==> v37 <==
==> flow/design.v (excerpt) <==
module boom_pro(sw7,start,clk,led,seg,sw_input,row,seg_cat,btn6,buzzer,green,red);
Settings: LEC_CHECK=0, CAP_MARGIN=20, CORE_MARGIN=2, CORE_UTILIZATION=72, CTS_CLUSTER_SIZE=41, PLACE_DENSITY=0.65, SETUP_SLACK_MARGIN=1.0, SLEW_MARGIN=20; clock period 9.32 ns.
run.sh (not shown) runs the stock make flow with config.mk's settings and CLKGATE_MAP_FILE=.
==> v33 (differences from v37) <==
- CELL_PAD_IN_SITES_GLOBAL_PLACEMENT: not set -> 1
- CORE_MARGIN: 2 -> 7
- CORE_UTILIZATION: 72 -> 17
- CTS_CLUSTER_DIAMETER: not set -> 344
- CTS_CLUSTER_SIZE: 41 -> not set
- GPL_ROUTABILITY_DRIVEN: not set -> 0
- GPL_TIMING_DRIVEN: not set -> 1
- MAX_ROUTING_LAYER: not set -> met4
- PLACE_DENSITY: 0.65 -> not set
- PLACE_DENSITY_LB_ADDON: not set -> 0.17
- SETUP_SLACK_MARGIN: 1.0 -> not set
- TNS_END_PERCENT: not set -> 55
==> flow/constraint.sdc (replaced) <==
create_clock -name core_clock -period 14.1 [get_ports {clk}]
set_input_delay 2.8200 -clock core_clock [delete_from_list [all_inputs] [get_ports {clk}]]
set_output_delay 2.8200 -clock core_clock [all_outputs]
set_load 0.01 [all_outputs]
==> results <==
v33 completed without violations. v37 finished clean. In die size, v33 is at 4.4 times the value of v37. Of v37 and v33, v33 has the higher register-to-register slack (gap 3.3 ns). Against v37, the fmax of v33 is smaller by about 16%. In v33 the non-clock buffer count is lower than in v37, by 47. Between v37 and v33, the lower final cell count is in v37 (gap 29%, measured against v33).
==> figures <==
quantity	v33	v37
Largest net degree at the start of global routing	49	81
Result of the run	timing/DRC/antenna clean	timing/DRC/antenna clean
WP data arrival	10.27 ns	8.69 ns
Largest fanout on the critical path	12	6
Post-CTS Setup Inserts	0	1
Total number of H-tree levels	2	1
Area of the multi-input gates	18300 µm²	18900 µm²
M2 GR Usage	17.7%	62.1%
Total die size	160000 µm²	36600 µm²
First-pass DRT Iterations	5	8
Worst slew margin	31.8%	26.3%
ClkCell Share	4.46%	3.40%
Total Routed Length	86.9 mm	71.0 mm

==> inputs of job 1170 <==
Starting RTL as in the previous note.
make LEC_CHECK=0 ABC_AREA=0 CAP_MARGIN=20 CELL_PAD_IN_SITES_GLOBAL_PLACEMENT=3 CORE_ASPECT_RATIO=1.48 CORE_MARGIN=2 CORE_UTILIZATION=59 CTS_CLUSTER_DIAMETER=55 CTS_CLUSTER_SIZE=20 GPL_TIMING_DRIVEN=1 MAX_ROUTING_LAYER=met5 MIN_ROUTING_LAYER=met1 SLEW_MARGIN=20 TNS_END_PERCENT=100 finish   # period 7.94 ns
==> job 8353 (differences from job 1170) <==
==> flow/config.mk (replaced) <==
export PLATFORM = sky130hd
export DESIGN_NAME = boom_pro
export DESIGN_NICKNAME = boom_pro
export VERILOG_FILES = /design/flow/design.v
export SDC_FILE = /design/flow/constraint.sdc
export NUM_CORES = 4
export LEC_CHECK = 0
export ABC_AREA = 1
export CAP_MARGIN = 20
export CORE_MARGIN = 2
export CORE_UTILIZATION = 72
export CTS_CLUSTER_SIZE = 73
export PLACE_DENSITY = 0.65
export SETUP_SLACK_MARGIN = -0.52
export SLEW_MARGIN = 20
==> flow/constraint.sdc (replaced) <==
create_clock -name core_clock -period 9.32 [get_ports {clk}]
set_input_delay 1.8640 -clock core_clock [delete_from_list [all_inputs] [get_ports {clk}]]
set_output_delay 1.8640 -clock core_clock [all_outputs]
set_load 0.01 [all_outputs]
==> job 447 (differences from job 1170) <==
==> flow/config.mk (replaced) <==
export PLATFORM = sky130hd
export DESIGN_NAME = boom_pro
export DESIGN_NICKNAME = boom_pro
export VERILOG_FILES = /design/flow/design.v
export SDC_FILE = /design/flow/constraint.sdc
export NUM_CORES = 4
export LEC_CHECK = 0
export ABC_AREA = 0
export CAP_MARGIN = 20
export CELL_PAD_IN_SITES_GLOBAL_PLACEMENT = 0
export CORE_ASPECT_RATIO = 1.48
export CORE_MARGIN = 2
export CORE_UTILIZATION = 65
export CTS_CLUSTER_DIAMETER = 51
export CTS_CLUSTER_SIZE = 73
export GPL_ROUTABILITY_DRIVEN = 0
export GPL_TIMING_DRIVEN = 1
export MAX_ROUTING_LAYER = met5
export MIN_ROUTING_LAYER = met1
export PLACE_DENSITY_LB_ADDON = 0.01
export SETUP_SLACK_MARGIN = -0.51
export SLEW_MARGIN = 20
export TNS_END_PERCENT = 100
==> flow/constraint.sdc (replaced) <==
create_clock -name core_clock -period 7.17 [get_ports {clk}]
set_input_delay 1.4340 -clock core_clock [delete_from_list [all_inputs] [get_ports {clk}]]
set_output_delay 1.4340 -clock core_clock [all_outputs]
set_load 0.01 [all_outputs]
==> results <==
metric                                                                                       job 8353                          job 447                      job 1170
Crit path time final                                                                         8.070 ns                         8.100 ns                             -
Outcome                                                                      timing/DRC/antenna clean                  failed layout checks     aborted with a tool error
Last stage reached                                                                                  -                                -  global placement without I/O
Layout check failures                                                                               -                     setup timing                             -
Timing-limited maximum frequency                                                            123.9 MHz                        123.5 MHz                             -
Multi-Input Combinational                                                                       2,720                            2,340                             -
Routed Antenna Nets                                                                                 0                                0                             -
Yosys Chip Area                                                                            26,210 um2                       25,290 um2                    25,290 um2
Unrepaired setup endpoints after global routing                                                 false                             true                             -
Top cell class by occupied area                                       multi-input combinational cells  multi-input combinational cells                             -
Number of unique standard cell types used by synthesis                                             70                              105                           105
Clock buffer count                                                                                 37                               29                             -
Average cell area after synthesis                                                           7.132 um2                        8.356 um2                     8.356 um2
Area fraction in mux cells                                                                         0%                           1.168%                        1.168%
FF-to-FF path depth                                                                                35                               28                             -
Count of placed standard cells in the final layout, fillers left out                            4,159                            3,617                             -
Met2 layer wire length in the routed design                                                 36,610 um                        36,040 um                             -
Tapcell count                                                                                     461                              489                             -
Die width                                                                                    194.8 um                         166.1 um                      174.2 um
Final core area utilization                                                                    78.09%                           73.86%                             -
